run 1:
==> flow/design.v <==
`timescale 1ns / 1ps
module IntFilterBlock 
#(	
	parameter OutDataWidth = 18
)
(
	input Clk_i,
	input Rst_i,
	input [OutDataWidth-1:0] Data_i,
	input DataNd_i,
	output [OutDataWidth-1:0] Data_o,
	output DataValid_o
);
	reg [OutDataWidth-1:0] outAcc;
	reg outVal;
	assign Data_o = outAcc;
	assign DataValid_o = outVal;
	always @(posedge Clk_i or posedge Rst_i) begin
		if (Rst_i) begin
			outAcc <= {OutDataWidth{1'b0}};
			outVal <= 1'b0;
		end else begin
			if (DataNd_i) begin
				outAcc <= outAcc+Data_i;
				outVal <= 1'b1;
			end else begin
				outAcc <= {OutDataWidth{1'b0}};
				outVal <= 1'b0;
			end 
		end
	end
endmodule
`timescale 1ns / 1ps
module DecimBlock
#(	
	parameter OutDataWidth = 18,
	parameter DecimCntWidth = 7
)
(
	input Clk_i,
	input Rst_i,
	input [2:0]	DecimFactor_i,
	input [OutDataWidth-1:0] Data_i,
	input DataVal_i,
	output [OutDataWidth-1:0] Data_o,
	output DataVal_o
);
	reg [DecimCntWidth-1:0] decimCnt;
	reg [2:0] decimFactor;
	assign Data_o = Data_i;
	assign DataVal_o = DataVal_i? (decimCnt == 0):1'b0;
	always	@(posedge Clk_i or posedge Rst_i)	begin
		if	(Rst_i) begin
			decimFactor <= 3'd1;
		end else begin
			if (DecimFactor_i <= 3'd1)	begin
				decimFactor <= 3'd1;
			end else begin
				decimFactor <= DecimFactor_i;
			end
		end
	end
	always @(posedge Clk_i or posedge Rst_i) begin
		if (Rst_i) begin
			decimCnt <= {DecimCntWidth{1'b0}};
		end else begin
			if (DataVal_i) begin
				if (decimCnt == decimFactor-1) begin
					decimCnt <= {DecimCntWidth{1'b0}};
				end else begin
					decimCnt <= decimCnt+7'd1;
				end
			end else begin
				decimCnt <= {DecimCntWidth{1'b0}};
			end
		end
	end
endmodule
`timescale 1ns / 1ps
module CombFilterBlock 
#(
	parameter	M=4,
	parameter	OutDataWidth	=	18
)
(
	input Clk_i,
	input Rst_i,
	input [OutDataWidth-1:0] Data_i,
	input DataNd_i,
	output [OutDataWidth-1:0] Data_o,
	output DataValid_o
);
	reg signed	[OutDataWidth-1:0] sumResult;
	reg	dataValid;
	reg	signed	[OutDataWidth-1:0] delData [M-1:0];
	assign Data_o = sumResult;
	assign DataValid_o = dataValid;
	genvar i;
	generate 
		for (i=0; i<M; i=i+1) begin: DelayGen
			always @(posedge Clk_i or posedge Rst_i) begin
				if (Rst_i) begin
					delData [i] <= {OutDataWidth{1'b0}};
				end else if (DataNd_i) begin
					if (i==0) begin
						delData [i] <= Data_i;
					end	else	begin
						delData [i] <= delData[i-1];
					end
				end
			end
		end
	endgenerate 
	always @(posedge Clk_i or posedge Rst_i) begin
		if (Rst_i) begin
			sumResult <= {OutDataWidth{1'b0}};
			dataValid <= 1'b0;
		end else begin
			if (DataNd_i) begin
				sumResult <= Data_i-delData[M-1];
				dataValid <= 1'b1;
			end else begin
				dataValid <= 1'b0;
			end
		end
	end
endmodule
`timescale 1ns / 1ps
module CicFilter
#(
	parameter N = 4,	 
	parameter M = 1,	 
	parameter InDataWidth	=	14,
	parameter OutDataWidth	=	32,
	parameter DecimCntWidth	=	7
)
(
	input Clk_i,
	input Rst_i,
	input [2:0]	DecimFactor_i,
	input [InDataWidth-1:0] Data_i,
	input DataNd_i,
	output [OutDataWidth-1:0] Data_o,
	output DataValid_o
);
	localparam	ExtendBitNum	=	OutDataWidth-InDataWidth;
	wire	[OutDataWidth-1:0]	adcExtData	=	{{ExtendBitNum{Data_i[InDataWidth-1]}},Data_i};
	wire	[OutDataWidth-1:0]	inData	[N-1:0];
	wire	[OutDataWidth-1:0]	intFilteredData	[N-1:0];
	wire	intFilteredDataValid	[N-1:0];
	wire	intDataVal	[N-1:0];
	wire	[OutDataWidth-1:0]	decimIntData;
	wire	decimIntDataValid;
	wire	[OutDataWidth-1:0]	combFilteredData	[N-1:0];
	wire	[OutDataWidth-1:0]	combInData	[N-1:0];
	wire	combDataVal	[N-1:0];
	wire	combFilteredDataVal	[N-1:0];
	assign	Data_o	=	combFilteredData[N-1];
	assign	DataValid_o	=	combFilteredDataVal[N-1];
genvar i,j;
generate 
	for (i=0; i<N; i=i+1)	begin: IntFilterGen
		assign	inData	[i]		=	(i==0)?adcExtData:intFilteredData[i-1];
		assign	intDataVal[i]	=	(i==0)?DataNd_i:intFilteredDataValid[i-1];
		IntFilterBlock 
		#(	
			.OutDataWidth	(OutDataWidth)
		)
		IntFilterBlock
		(
			.Clk_i			(Clk_i),
			.Rst_i			(Rst_i),
			.Data_i			(inData[i]),
			.DataNd_i		(intDataVal[i]),
			.Data_o			(intFilteredData[i]),
			.DataValid_o	(intFilteredDataValid[i])
		);
	end	
	DecimBlock
	#(	
		.OutDataWidth	(OutDataWidth),
		.DecimCntWidth	(DecimCntWidth)
	)
	DecimBlock
	(
		.Clk_i			(Clk_i),
		.Rst_i			(Rst_i),
		.DecimFactor_i	(DecimFactor_i),
		.Data_i			(intFilteredData[N-1]),
		.DataVal_i		(intFilteredDataValid[N-1]),
		.Data_o			(decimIntData),
		.DataVal_o		(decimIntDataValid)
	);
	for (j=0; j<N; j=j+1)	begin: CombFilterGen
		assign	combInData	[j]	=	(j==0)?decimIntData:combFilteredData[j-1];
		assign	combDataVal	[j]	=	(j==0)?decimIntDataValid:combFilteredDataVal[j-1];
		CombFilterBlock 
		#(	
			.M(M),
			.OutDataWidth	(OutDataWidth)
		)
		CombFilterBlock
		(
			.Clk_i			(Clk_i),
			.Rst_i			(Rst_i),
			.Data_i			(combInData[j]),
			.DataNd_i		(combDataVal[j]),
			.Data_o			(combFilteredData[j]),
			.DataValid_o	(combFilteredDataVal[j])
		);
	end
endgenerate
endmodule
make LEC_CHECK=0 CAP_MARGIN=20 CELL_PAD_IN_SITES_GLOBAL_PLACEMENT=1 CORE_MARGIN=8 CORE_UTILIZATION=21 CTS_CLUSTER_SIZE=47 GPL_TIMING_DRIVEN=0 HOLD_SLACK_MARGIN=0.2 MIN_ROUTING_LAYER=met2 SLEW_MARGIN=25 finish   # period 4.0 ns
run.sh (not shown) runs the stock make flow with config.mk's settings and CLKGATE_MAP_FILE=.
Run 1 finished all stages; however, its layout fails the closing checks, the failures being DRC.
Relative to run 1, the following input files were edited for run 2:
- clearing HOLD_SLACK_MARGIN, which used to be 0.2
- putting SETUP_SLACK_MARGIN at 0.83 where nothing was set
- clearing CTS_CLUSTER_SIZE, which used to be 47
- clearing CELL_PAD_IN_SITES_GLOBAL_PLACEMENT, which used to be 1
- clearing MIN_ROUTING_LAYER, which used to be met2
- swapping 21 for 72 in CORE_UTILIZATION
- putting PLACE_DENSITY at 0.35 where nothing was set
- clearing GPL_TIMING_DRIVEN, which used to be 0
- swapping 8 for 2 in CORE_MARGIN
- swapping 25 for 20 in SLEW_MARGIN
- swapping 4.0 for 2.92 in the clock period (ns, I/O delays scaled along)
[summary]
- Number of sinks driven by the clock tree delta (run 1 -> run 2): insignificant
- Per the comparison of run 2 with run 1, total placed cells including tap cells shows a reduction of 1,169; area of the core shows a reduction of 71%; number of post-CTS setup repair buffers shows an increase of 129; die area shows a reduction of 72%.
- Looking at die boundary height, run 2 sits about 50% lower than run 1 does.
- Measured against each other, run 2 and run 1 differ in number of core rows, the higher figure coming from run 1.
- Run 2: aborted in global routing (5_1_grt) (tool error)
- Run 2 vs. run 1: last weighted congestion value of the routability-driven placer went up by 0.087.
The following lists how run 3 was set up differently from run 2:
- SETUP_SLACK_MARGIN changed from 0.83 to 0.86
==> results <==
Run 3: it failed with a tool error in global routing (5_1_grt), so there are no final results.
Comparing run 2 against run 3, there is no change at all in fraction of synthesis flops using an asynchronous set or reset pin.
As far as number of buffers added to fix hold violations after cts goes, run 2 and run 3 are indistinguishable; the numbers are identical.
There was hardly any difference in cell area after placement between run 3 and run 2.
On run 3: global placer's final weighted congestion is 3.3% higher than what run 2 gave.
Worst setup timing slack at the placement stage for run 3: 0.050 ns up relative to run 2
| count of placed standard cells including taps | run 2 vs run 3 | ≈ equal |
Run 3 against run 2: area of the mapped netlist about even; synthesis area per yosys about even; chip width about even.
Reported for run 2 and run 3, compound-gate portion of the synthesized area turned out identical to the last digit.
Setup changes, run 3 to run 4
- SETUP_SLACK_MARGIN no longer set, was 0.86
- CORE_UTILIZATION now 68, was 72
- CTS_CLUSTER_DIAMETER now 302, previously not set
- PLACE_DENSITY no longer set, was 0.35
- the clock period (ns, I/O delays scaled along) now 2.01, was 2.92
Findings:
The log for run 4 ends in clock tree synthesis (4_1_cts) with error DPL-0038, so the run never completed. On adder-cell share of the synthesized area, run 4 tracks run 3 almost exactly. As far as yosys synthesis chip area goes, run 3 and run 4 are indistinguishable; the numbers are identical. Die size: run 4 exceeds run 3. When the final numbers for run 4 and run 3 were put side by side, the instance count after placement with tap cells included turned out to be greater in run 4.

========
job 101:
RTL: the design.v shown in full above, as it stands there.
clock: 2.92 ns
lec_check: 0
cap_margin: 20
core_margin: 2
core_utilization: 72
place_density: 0.35
setup_slack_margin: 0.84
slew_margin: 20
What ended job 101 was a tool error in global routing; the run never finished.
### job 101 -> job 102
Settings: changing SETUP_SLACK_MARGIN from 0.84 to -0.14; removing PLACE_DENSITY (formerly 0.35); changing the clock period (ns, I/O delays scaled along) from 2.92 to 1.54.
## What came out
- On die area, job 101 and job 102 are basically level.
- Job 102: it failed during clock tree synthesis, and the tool reported DPL-0038.
- In the summary table, job 101 is marked failed, with error GRT-0232 raised in global routing.
- As far as summed standard-cell area reported by yosys goes, job 101 and job 102 are indistinguishable; the numbers are identical.
- Job 102 has number of instances in the placed design above what job 101 had.
- Total placed instance area (higher): job 102
- Between job 101 and job 102, the difference in post-synthesis cell count from yosys is negligible.
Relative to job 102, the following input files were edited for job 103:
Settings: SLEW_MARGIN: 20 -> 25; SETUP_SLACK_MARGIN: -0.14 -> unset; CORE_UTILIZATION: 72 -> 21; the clock period (ns, I/O delays scaled along): 1.54 -> 4.0.
[summary]
Job 103 — overall die area about 240% higher, job 102 as reference
As far as adder-cell share of the synthesized area goes, job 103 and job 102 are indistinguishable; the numbers are identical.
The width of the die of job 103 exceeds that of job 102 by about 80%.
In the reports for job 103 and job 102, the smaller standard cell core area belongs to job 102.
Job 103 reached the end of the flow, and the finished layout is clean on the timing, design-rule and antenna checks.
Job 102 has lower die height than job 103.
Changes in job 104 relative to job 103:
Settings: SLEW_MARGIN changed from 25 to 20; SETUP_SLACK_MARGIN newly set to -0.27; CORE_UTILIZATION changed from 21 to 72; CTS_CLUSTER_DIAMETER newly set to 356; the clock period (ns, I/O delays scaled along) changed from 4.0 to 2.75.
[summary]
- The flow ended early for job 104: it failed with a tool error in global routing.
- Summary of job 104 over job 103: HPWL after detailed placement rose by 12 mm; cell total after placement lost about 20%.
- Job 104 vs job 103 — standard cell core area dropped by more than half
--- input diff job 104..job 105 ---
Settings: CTS_CLUSTER_SIZE: unset -> 22; CTS_CLUSTER_DIAMETER: 356 -> 358; HOLD_SLACK_MARGIN: unset -> -0.07; SETUP_SLACK_MARGIN: -0.27 -> unset; the clock period (ns, I/O delays scaled along): 2.75 -> 2.88.
--- outcome ---
- The flow completed for job 105, but it is not clean: the layout still shows negative setup slack.
- | Yosys chip area | job 105 vs job 104 | ≈ equal |
- Delta (job 105 minus job 104): total half-perimeter wirelength after legalization and detailed placement moved down, horizontal die dimension closely matched the old numbers, post-CTS setup buffer count moved up.
- Changes observed in job 105 relative to job 104: die area saw little to no change, final weighted congestion of routability-driven global placement rose by 0.039.
- The total clock buffers created by CTS in job 105 sits 22 below the value recorded for job 104.
- Share of async-settable or async-resettable flops after synthesis: job 104 vs job 105 identical
- As of job 105, count of instances resized after the clock tree is built had risen by more than half compared to job 104.

========
// CicFilter: RTL as listed in full above, without the edits since
Settings: LEC_CHECK=0, CAP_MARGIN=20, CORE_MARGIN=2, CORE_UTILIZATION=40, SLEW_MARGIN=20; clock period 4.0 ns.
Then changed:
Clock period 4.0 ns to 3.6 ns, I/O delays scaled along.
Result: Final area grows by 0.42%; first-iteration DRC count shrinks by 14%; count of clock-buffer cells in the layout shrinks by 3; setup slack degrades by 0.19 ns; global-route usage hardly moves; register-to-register slack degrades by 0.19 ns; synthesized cell count stays the same; cell count grows by 0.31%.
Then changed:
Settings changed: CORE_UTILIZATION 40 to 66.
What happened: Hold slack improved by 0.018 ns; critical path depth stays the same; via count is higher by 2.5%.
Then changed:
Settings changed: CORE_UTILIZATION 66 to 72, CTS_CLUSTER_DIAMETER set to 395, CTS_CLUSTER_SIZE set to 14, PLACE_DENSITY_LB_ADDON set to 0.24, SETUP_SLACK_MARGIN set to -0.14.
Clock period 3.6 ns to 1.54 ns, I/O delays scaled along.
What happened: This time the run ended with an error in 4_1_cts; area after synthesis stays the same; die size shrinks by 8.2%; synthesized cell count stays the same.

========
Starts from the design.v that is shown in full above.
Settings: LEC_CHECK=0, ABC_AREA=0, CAP_MARGIN=20, CELL_PAD_IN_SITES_GLOBAL_PLACEMENT=1, CORE_ASPECT_RATIO=1.2, CORE_MARGIN=4, CORE_UTILIZATION=40, CTS_CLUSTER_DIAMETER=53, GPL_ROUTABILITY_DRIVEN=0, MIN_ROUTING_LAYER=met1, PLACE_DENSITY_LB_ADDON=0.2, SLEW_MARGIN=30, TNS_END_PERCENT=25; clock period 6.45 ns.
Edit:
- ABC_AREA: 0 -> default
- CELL_PAD_IN_SITES_GLOBAL_PLACEMENT: 1 -> default
- CORE_ASPECT_RATIO: 1.2 -> default
- CORE_MARGIN: 4 -> 2
- CORE_UTILIZATION: 40 -> 72
- CTS_CLUSTER_DIAMETER: 53 -> default
- GPL_ROUTABILITY_DRIVEN: 0 -> default
- MIN_ROUTING_LAYER: met1 -> default
- PLACE_DENSITY: default -> 0.35
- PLACE_DENSITY_LB_ADDON: 0.2 -> default
- SETUP_SLACK_MARGIN: default -> 0.87
- SLEW_MARGIN: 30 -> 20
- TNS_END_PERCENT: 25 -> default
- clock period: 6.45 -> 2.92 ns (I/O delays scaled with it)
Result:
- The new run died in global routing (5_1_grt)
- synthesized cell count is unchanged
- area after synthesis stays the same
- die size drops by 46%
Edit:
- CTS_CLUSTER_SIZE: default -> 22
- PLACE_DENSITY: 0.35 -> default
- SETUP_SLACK_MARGIN: 0.87 -> default
- clock period: 2.92 -> 3.04 ns (I/O delays scaled with it)
Outcome: The new run finished with setup timing left. Synthesized area stays the same. Synthesized cell count is unchanged. Die area is unchanged.

========
Starts from the design.v that is shown in full above.
make LEC_CHECK=0 ABC_AREA=1 CAP_MARGIN=5 CELL_PAD_IN_SITES_DETAIL_PLACEMENT=0 CORE_ASPECT_RATIO=1.09 CORE_MARGIN=2 CORE_UTILIZATION=72 CTS_CLUSTER_DIAMETER=325 CTS_CLUSTER_SIZE=15 GPL_ROUTABILITY_DRIVEN=1 HOLD_SLACK_MARGIN=0.29 MAX_ROUTING_LAYER=met5 MIN_ROUTING_LAYER=met1 PLACE_DENSITY=0.44 SETUP_SLACK_MARGIN=-0.07 SLEW_MARGIN=20 TNS_END_PERCENT=90 finish   # period 2.0 ns
The first run completed, yet does not pass: setup timing.
Rerun with:
CAP_MARGIN = 20   (was 5)
CELL_PAD_IN_SITES_DETAIL_PLACEMENT = unset   (was 0)
CORE_ASPECT_RATIO = unset   (was 1.09)
CTS_CLUSTER_DIAMETER = 237   (was 325)
CTS_CLUSTER_SIZE = 99   (was 15)
GPL_ROUTABILITY_DRIVEN = unset   (was 1)
HOLD_SLACK_MARGIN = unset   (was 0.29)
MAX_ROUTING_LAYER = unset   (was met5)
MIN_ROUTING_LAYER = unset   (was met1)
PLACE_DENSITY = 0.38   (was 0.44)
SETUP_SLACK_MARGIN = unset   (was -0.07)
TNS_END_PERCENT = 10   (was 90)
clock period = 1.87 ns   (was 2.0 ns; I/O delays follow)
After rerunning: The new run failed in global routing, error GRT-0232. Synthesized cell count does not change. Die area barely changes. Synthesized area is unchanged.
Rerun with:
ABC_AREA = unset   (was 1)
CTS_CLUSTER_DIAMETER = 352   (was 237)
CTS_CLUSTER_SIZE = 22   (was 99)
PLACE_DENSITY = unset   (was 0.38)
PLACE_DENSITY_LB_ADDON = 0.28   (was unset)
SETUP_SLACK_MARGIN = 0.47   (was unset)
TNS_END_PERCENT = unset   (was 10)
clock period = 3.04 ns   (was 1.87 ns; I/O delays follow)
Result: The changed run never finished: it broke off in global routing; synthesized area went down by about a fifth; synthesized cell count goes down by well over a third; die area shrinks by about a fifth.
